==> trial 70: inputs <==
==> flow/design.v <==
module clkdivider( input PCLK, input PRESERN, output wire newclk, output wire rise );
reg[1:0] counter;
always@(posedge PCLK)
begin
    if(!PRESERN)
        counter <= 2'd0;
    else
        counter <= counter + 1;
end
assign newclk = counter[1];
assign rise = (counter == 2'b01);
endmodule
module clkdivider_vgaFlash(input PCLK, input PRESERN, output wire newclk, output wire rise );
reg[19:0] counter;
always@(posedge PCLK)
begin
    if(!PRESERN)
        counter <= 20'd0;
    else
        counter <= counter + 1;
end
assign newclk = counter[19];
assign rise = (counter == 20'h7FFFF);
endmodule
module halfclk( input PCLK, input PRESERN, input en, output wire newclk, output wire rise );
reg counter;
always@(posedge PCLK)
begin
    if(!PRESERN)
        counter <= 1'b0;
    else if(en)
        counter <= counter + 1;
end
assign newclk = counter;
assign rise = en & ~counter;
endmodule
module vgacontrol(  
input PCLK, 				 
input PRESERN, 				 
input PSEL, 				 
input PENABLE, 				 
output wire PREADY, 		 
output wire PSLVERR,		 
input PWRITE,				 
input [31:0] PADDR,			 
input wire [31:0] PWDATA,	 
output reg [31:0] PRDATA,	 
output HS, 
output VS, 
output reg vga_R,
output reg vga_G,
output reg vga_B,
input SW,
input SW2,
input SW3
);
assign PSLVERR = 0;
assign PREADY = 1;
reg [31:0] player1;
reg [31:0] player2;
reg [31:0] whichplayer;
reg [31:0] winner;
wire player1_score;
wire player2_score;
wire p1_p;
wire p2_p;
wire p_u;
wire win_out;
wire pwin_out1;
wire pwin_out2;
wire player1_write = (PSEL & PENABLE & PWRITE & (PADDR[11:0] == 12'h104));
wire player2_write = (PSEL & PENABLE & PWRITE & (PADDR[11:0] == 12'h108));
wire whichplayer_write = (PSEL & PENABLE & PWRITE & (PADDR[11:0] == 12'h114));
wire winner_write = (PSEL & PENABLE & PWRITE & (PADDR[11:0] == 12'h118));
wire SWDebounce;
wire SWDebounce2;
wire SWDebounce3;
wire pwin1_out;
wire pwin2_out;
wire quarterclk, quarter_rise;
wire flashclk, flash_rise, half_flash, half_rise, quarter_flash, quarter_flash_rise;
Button_Debouncer db1(PCLK, PRESERN, SW, SWDebounce);
Button_Debouncer db2(PCLK, PRESERN, SW2, SWDebounce2);
Button_Debouncer db3(PCLK, PRESERN, SW3, SWDebounce3);
always @(posedge PCLK) 		 
begin
    if(!PRESERN)
        PRDATA <= 32'd0;
    else if(PADDR[11:0] == 12'h100)
    begin
        PRDATA[31:1] <= 31'h00000000;				 
        PRDATA[0] <= SWDebounce; 	 
    end
    else if(PADDR[11:0] == 12'h104)
    begin				
        PRDATA <= player1;
    end
    else if(PADDR[11:0] == 12'h108)
    begin				
        PRDATA <= player2;
    end
    else if(PADDR[11:0] == 12'h10C)
    begin
        PRDATA[31:1] <= 31'h00000000;				 
        PRDATA[0] <= SWDebounce2; 
    end
    else if(PADDR[11:0] == 12'h114)
    begin				 
        PRDATA <= whichplayer; 
    end
    else if(PADDR[11:0] == 12'h118)
    begin
        PRDATA[31:1] <= 31'h00000000;				 
        PRDATA[0] <= SWDebounce3; 
    end
end
always @(posedge PCLK) 		 
begin
	if(!PRESERN)
    begin
        player1 <= 32'd0;
        player2 <= 32'd0;
        whichplayer <= 32'd0;
        winner <= 32'd0;
    end
    else if(player1_write)
        player1 <= PWDATA;
	else if(player2_write)
        player2 <= PWDATA;
    else if(whichplayer_write)
        whichplayer <= PWDATA;
    else if(winner_write)
        winner <= PWDATA;
end
wire inDisplayArea;
wire [9:0] CounterX;
wire [8:0] CounterY;
hvsync_generator syncgen(.clk(PCLK), .rst(PRESERN), .en(quarter_rise), .vga_h_sync(HS), .vga_v_sync(VS), 
                            .inDisplayArea(inDisplayArea), .CounterX(CounterX), .CounterY(CounterY));
wire border = (CounterX[9:3]==0) || (CounterX[9:3]==79) || (CounterY[8:3]==0) || (CounterY[8:3]==60) || (CounterX[9:3]==40) || (CounterX[9:3]==39);
scoreDraw sd1(player1, player1_score, 32'd16, 32'd22, CounterX, CounterY, 8'd1);
scoreDraw sd2(player2, player2_score, 32'd56, 32'd22, CounterX, CounterY, 8'd1);
pscoreDraw ps1(CounterX, CounterY, 2, 2, 0, p1_p);
pscoreDraw ps2(CounterX, CounterY, 42, 2, 1, p2_p);
whichDraw wd(CounterX, CounterY, whichplayer, p_u);
pwinDraw pw1(PCLK, CounterX, CounterY, 22, 2, 1, pwin1_out);
pwinDraw pw2(PCLK, CounterX, CounterY, 22, 2, 2, pwin2_out);
winnerDraw wn(PCLK, PRESERN, flash_rise, CounterX, CounterY, 10, 40, win_out);
wire R = (winner>0) ? (win_out | ((winner == 1) ? (pwin1_out  | (~win_out&~pwin1_out&flashclk)) : (~win_out&~pwin2_out&flashclk))) : (border | player1_score | player2_score | p1_p);
wire G = (winner>0) ? (win_out | ((winner == 1) ? (~win_out&~pwin1_out&half_flash) : (~win_out&~pwin2_out&half_flash))) : (border | player1_score | player2_score | p_u);
wire B = (winner>0) ? (win_out | ((winner == 2) ? (pwin2_out  | (~win_out&~pwin2_out&quarter_flash)) : (~win_out&~pwin1_out&quarter_flash))) : (border | player1_score | player2_score | p2_p);
clkdivider cd(PCLK, PRESERN, quarterclk, quarter_rise);
clkdivider_vgaFlash cdf(PCLK, PRESERN, flashclk, flash_rise);
halfclk hc1(PCLK, PRESERN, flash_rise, half_flash, half_rise);
halfclk hc2(PCLK, PRESERN, half_rise, quarter_flash, quarter_flash_rise);
always @(posedge PCLK)
begin
  if(!PRESERN)
  begin
    vga_R <= 1'b0;
    vga_G <= 1'b0;
    vga_B <= 1'b0;
  end
  else if(quarter_rise)
  begin
    vga_R <= R & inDisplayArea;
    vga_G <= G & inDisplayArea;
    vga_B <= B & inDisplayArea;
  end
end
endmodule
module hvsync_generator(clk, rst, en, vga_h_sync, vga_v_sync, inDisplayArea, CounterX, CounterY);
input clk;
input rst;
input en;
output vga_h_sync, vga_v_sync;
output inDisplayArea;
output [9:0] CounterX;
output [8:0] CounterY;
reg [9:0] CounterX;
reg [8:0] CounterY;
wire CounterXmaxed = (CounterX==10'h2FF);
always @(posedge clk)
if(!rst)
	CounterX <= 0;
else if(en)
begin
if(CounterXmaxed)
	CounterX <= 0;
else
	CounterX <= CounterX + 1;
end
always @(posedge clk)
if(!rst)
	CounterY <= 0;
else if(en)
begin
if(CounterXmaxed) CounterY <= CounterY + 1;
end
reg	vga_HS, vga_VS;
always @(posedge clk)
if(!rst)
begin
	vga_HS <= 1'b0;
	vga_VS <= 1'b0;
end
else if(en)
begin
	vga_HS <= (CounterX[9:4]==6'h2D);  
	vga_VS <= (CounterY==500);  
end
reg inDisplayArea;
always @(posedge clk)
if(!rst)
	inDisplayArea <= 1'b0;
else if(en)
begin
if(inDisplayArea==0)
	inDisplayArea <= (CounterXmaxed) && (CounterY<480);
else
	inDisplayArea <= !(CounterX==639);
end
assign vga_h_sync = ~vga_HS;
assign vga_v_sync = ~vga_VS;
endmodule
module Button_Debouncer(
input clk,
input rst,  
input PB_in,  
output reg PB_out  
);
    reg [15:0] PB_cnt;  
    reg [1:0] sync;  
    always @(posedge clk)
        sync[1:0] <= {sync[0],~PB_in};
    wire PB_idle = (PB_out==sync[1]);  
    wire PB_cnt_max = &PB_cnt;  
    always @(posedge clk) 
    begin
        if(!rst)
        begin
            PB_cnt <= 16'd0;
            PB_out <= 1'b0;
        end
        else if(PB_idle)
            PB_cnt<= 16'd0;  
        else 
        begin
            PB_cnt<= PB_cnt + 16'd1;  
            if(PB_cnt_max)
            PB_out<= ~PB_out;  
        end
    end
endmodule
module draw(input [31:0]CounterX, input [31:0]CounterY, input [31:0]leftx, input [31:0]rightx, input [31:0]topy, input [31:0]boty, output box);  
    assign box = (((CounterX[9:3]>=leftx) && (CounterX[9:3]<(rightx))) && ((CounterY[8:3]>=topy) && (CounterY[8:3]<(boty))));
endmodule
module numbershift(input [31:0]number, output reg player_shift, input [31:0]x, input [31:0]y, input [31:0]CounterX, input [31:0]CounterY, input [7:0]scale);
    parameter S = 5; parameter C = 16; parameter O = 0; parameter R = 17; parameter E = 18; parameter P = 19; parameter Wl = 20; parameter Wr = 21; parameter N = 22;
    wire box1,box2,box3,box4,box5,box6,box7;    
    draw d1(CounterX, CounterY, x, x+(4 << scale), y, y+(1<<scale), box1);  
    draw d2(CounterX, CounterY, x, x+(4 << scale), y+(8 << scale), y+(8 << scale) + (1 << scale), box2);  
    draw d3(CounterX, CounterY, x, x+(1<<scale), y, y+(4 << scale) + (1 << scale), box3);  
    draw d4(CounterX, CounterY, x, x+(1<<scale), y+(4 << scale), y+(8 << scale) + (1 << scale), box4);  
    draw d5(CounterX, CounterY, x+(4 << scale) - (1 << scale), x+(4 << scale), y, y+(4 << scale) + (1 << scale), box5);  
    draw d6(CounterX, CounterY, x+(4 << scale) - (1 << scale), x+(4 << scale), y+(4 << scale), y+(8 << scale) + (1 << scale), box6);  
    draw d7(CounterX, CounterY, x, x+(4 << scale), y+(4 << scale), y+(4 << scale) + (1 << scale), box7);  
    always @*
    begin
        if(number == 32'd0)
            player_shift = box1 | box2 | box3 | box4 | box5 | box6;
        else if(number == 32'd1)
            player_shift = box3 | box4;
         else if(number == 32'd2)
            player_shift = box1 | box5 | box7 | box4 | box2;
         else if(number == 32'd3)
            player_shift = box1 | box5 | box7 | box6 | box2;
         else if(number == 32'd4)
            player_shift = box3 | box5 | box6 | box7;
         else if(number == 32'd5)
            player_shift = box1 | box2 | box3 | box6 | box7;        
         else if(number == 32'd6)
            player_shift = box1 | box2 | box3 | box4 | box6 | box7;        
         else if(number == 32'd7)
            player_shift = box1 | box5 | box6;        
         else if(number == 32'd8)
            player_shift = box1 | box2 | box3 | box4 | box5 | box6 | box7;        
         else if(number == 32'd9)
            player_shift = box1 | box3 | box5 | box6 | box7;
         else if(number == 32'd16)
            player_shift = box1 | box2 | box3 | box4;
         else if(number == 32'd17)
            player_shift = box1 | box3 | box4;
         else if(number == 32'd18)
            player_shift = box1 | box2 | box3 | box4 | box7;  
         else if(number == 32'd19)
            player_shift = box1 | box3 | box4 | box5 | box7;
         else if(number == 32'd20)
            player_shift = box2 | box3 | box4 | box6;
         else if(number == 32'd21)
            player_shift = box2 | box5 | box6;         
         else if(number == 32'd22)
            player_shift = box1 | box3 | box4 | box5 | box6;
         else
            player_shift = 0;
    end
endmodule
module scoreDraw(input [31:0]number, output reg player_shift, input [31:0]x, input [31:0]y, input [31:0]CounterX, input [31:0]CounterY, input [7:0]scale);
    wire player_shift1, player_shift2, player_shift3;
    numbershift n1(number, player_shift1, x, y, CounterX, CounterY, scale);
    numbershift n2(32'd1, player_shift2, x-5, y, CounterX, CounterY, scale);
    numbershift n3(number-10, player_shift3, x+5, y, CounterX, CounterY, scale);
    always @*
    begin
        if(number < 10 || number >15)
            player_shift = player_shift1;
        else
            player_shift = player_shift2 | player_shift3;
    end
endmodule
module pscoreDraw(input [31:0]CounterX, input [31:0]CounterY, input [31:0]x, input [31:0]y, input player, output player_shift);
    parameter spacing = 5;
    wire p, one_two, s, c, o, r, e;
    numbershift ns1(19, p, x, y, CounterX, CounterY, 0);  
    numbershift ns2(player+1, one_two, x+5, y, CounterX, CounterY, 0);  
    numbershift ns3(5, s, x+12, y, CounterX, CounterY, 0);  
    numbershift ns4(16, c, x+17, y, CounterX, CounterY, 0);  
    numbershift ns5(0, o, x+22, y, CounterX, CounterY, 0);  
    numbershift ns6(17, r, x+27, y, CounterX, CounterY, 0);  
    numbershift ns7(18, e, x+32, y, CounterX, CounterY, 0);  
    assign player_shift = p | one_two | s | c | o | r | e;
endmodule
module winnerDraw(input clk, input rst, input en, input [31:0]CounterX, input [31:0]CounterY, input [31:0]x, input [31:0]y, output win_out);
    wire w1, w2, i, n1, n2, e, r;
    reg tiny;
    always@(posedge clk)
    begin
        if(!rst)
            tiny <= 1'b0;
        else if(en)
            tiny <= ~tiny;
    end
    numbershift ns1(20, w1, x, y, CounterX, CounterY, 1);  
    numbershift ns2(21, w2, x+7, y, CounterX, CounterY, 1);  
    numbershift ns3(1, i, x+20, y, CounterX, CounterY, 1);  
    numbershift ns4(22, n1, x+26, y, CounterX, CounterY, 1);  
    numbershift ns5(22, n2, x+36, y, CounterX, CounterY, 1);  
    numbershift ns6(18, e, x+46, y, CounterX, CounterY, 1);  
    numbershift ns7(17, r, x+56, y, CounterX, CounterY, 1);  
    assign win_out = (w1 | w2 | i | n1 | n2 | e | r) & tiny;
endmodule
module pwinDraw(input clk, input [31:0]CounterX, input [31:0]CounterY, input [31:0]x, input [31:0]y, input [31:0]winner, output pwin_out);
    parameter spacing = 5;
    wire p, num;
    numbershift ns1(19, p, x, y, CounterX, CounterY, 2);  
    numbershift ns2(winner, num, x+24, y, CounterX, CounterY, 2);  
    assign pwin_out = (p | num);
endmodule
module whichDraw(input [31:0]CounterX, input [31:0]CounterY, input [31:0]player, output underline);
    wire box1, box2;
    draw d1(CounterX, CounterY, 2, 38, 12, 13, box1);
    draw d2(CounterX, CounterY, 43, 78, 12, 13, box2);
    assign underline = (player[0]) ? box2: box1;
endmodule
==> flow/run.sh <==
#!/bin/bash
# the make line also repeats each setting of config.mk as NAME=value (left out here)
make -C /OpenROAD-flow-scripts/flow DESIGN_CONFIG=/design/flow/config.mk WORK_HOME=/design/flow/orfs CLKGATE_MAP_FILE= finish
==> flow/config.mk <==
export PLATFORM = sky130hd
export DESIGN_NAME = vgacontrol
export DESIGN_NICKNAME = vgacontrol
export VERILOG_FILES = /design/flow/design.v
export SDC_FILE = /design/flow/constraint.sdc
export NUM_CORES = 4
export LEC_CHECK = 0
export CAP_MARGIN = 35
export CELL_PAD_IN_SITES_GLOBAL_PLACEMENT = 0
export CORE_MARGIN = 2
export CORE_UTILIZATION = 15
export CTS_CLUSTER_SIZE = 42
export GPL_TIMING_DRIVEN = 0
export MIN_ROUTING_LAYER = met1
export PLACE_DENSITY = 0.87
export SETUP_SLACK_MARGIN = -0.29
export SLEW_MARGIN = 20
export TNS_END_PERCENT = 70
==> flow/constraint.sdc <==
create_clock -name core_clock -period 3.54 [get_ports {PCLK}]
set_input_delay 0.7080 -clock core_clock [delete_from_list [all_inputs] [get_ports {PCLK}]]
set_output_delay 0.7080 -clock core_clock [all_outputs]
set_load 0.01 [all_outputs]
==> trial 48: changes against trial 70 <==
- ABC_AREA: default -> 1
- CAP_MARGIN: 35 -> 20
- CELL_PAD_IN_SITES_GLOBAL_PLACEMENT: 0 -> default
- CORE_UTILIZATION: 15 -> 71
- CTS_CLUSTER_SIZE: 42 -> 99
- GPL_TIMING_DRIVEN: 0 -> default
- MIN_ROUTING_LAYER: met1 -> default
- PLACE_DENSITY: 0.87 -> 0.6
- SETUP_SLACK_MARGIN: -0.29 -> default
- TNS_END_PERCENT: 70 -> default
==> flow/constraint.sdc (replaced) <==
create_clock -name core_clock -period 5.47 [get_ports {PCLK}]
set_input_delay 1.0940 -clock core_clock [delete_from_list [all_inputs] [get_ports {PCLK}]]
set_output_delay 1.0940 -clock core_clock [all_outputs]
set_load 0.01 [all_outputs]
==> trial 28: changes against trial 70 <==
- CAP_MARGIN: 35 -> 20
- CELL_PAD_IN_SITES_DETAIL_PLACEMENT: default -> 1
- CELL_PAD_IN_SITES_GLOBAL_PLACEMENT: 0 -> default
- CORE_ASPECT_RATIO: default -> 0.75
- CORE_MARGIN: 2 -> 3
- CORE_UTILIZATION: 15 -> 40
- CTS_CLUSTER_SIZE: 42 -> 73
- GPL_TIMING_DRIVEN: 0 -> default
- MIN_ROUTING_LAYER: met1 -> met2
- PLACE_DENSITY: 0.87 -> default
- PLACE_DENSITY_LB_ADDON: default -> 0.03
- SETUP_SLACK_MARGIN: -0.29 -> default
- TNS_END_PERCENT: 70 -> default
==> flow/constraint.sdc (replaced) <==
create_clock -name core_clock -period 10.0 [get_ports {PCLK}]
set_input_delay 2.0000 -clock core_clock [delete_from_list [all_inputs] [get_ports {PCLK}]]
set_output_delay 2.0000 -clock core_clock [all_outputs]
set_load 0.01 [all_outputs]
==> comparison table <==
quantity                                                                trial 28                          trial 48                  trial 70
Result of the run                                       timing/DRC/antenna clean          timing/DRC/antenna clean  finished with violations
Violated checks                                                                -                                 -      negative setup slack
Critical path launch point type                                        input pin                         input pin                  register
P&R area growth vs syn                                                     15.1%                             12.5%                     23.9%
Pint                                                                     1.70 mW                           3.05 mW                   4.88 mW
Worst R2R Path Depth                                                           9                                19                         9
Count of clock-net buffers in the final layout                                37                                38                        34
Launching point of the worst reg2reg path       syncgen.CounterY[7]$_SDFFE_PN0P_  syncgen.CounterX[9]$_SDFFE_PN0N_  player2[12]$_SDFFE_PN0P_
Switching part of the total power                                          23.2%                             22.2%                     22.7%
Setup Slack @ Placement                                                  4.90 ns                           1.25 ns                 -0.230 ns
Final-layout worst hold slack                                           0.333 ns                          0.331 ns                  0.336 ns
Top power group                                                        registers                         registers         the clock network
Final RePlAce weighted congestion                                          0.973                              1.08                     0.946
XOR/XNOR Area Share                                                        4.91%                             1.02%                     4.91%
Period Utilization, post-route                                             47.9%                             70.0%                      105%
Power is estimated from default activity; no workload was simulated.
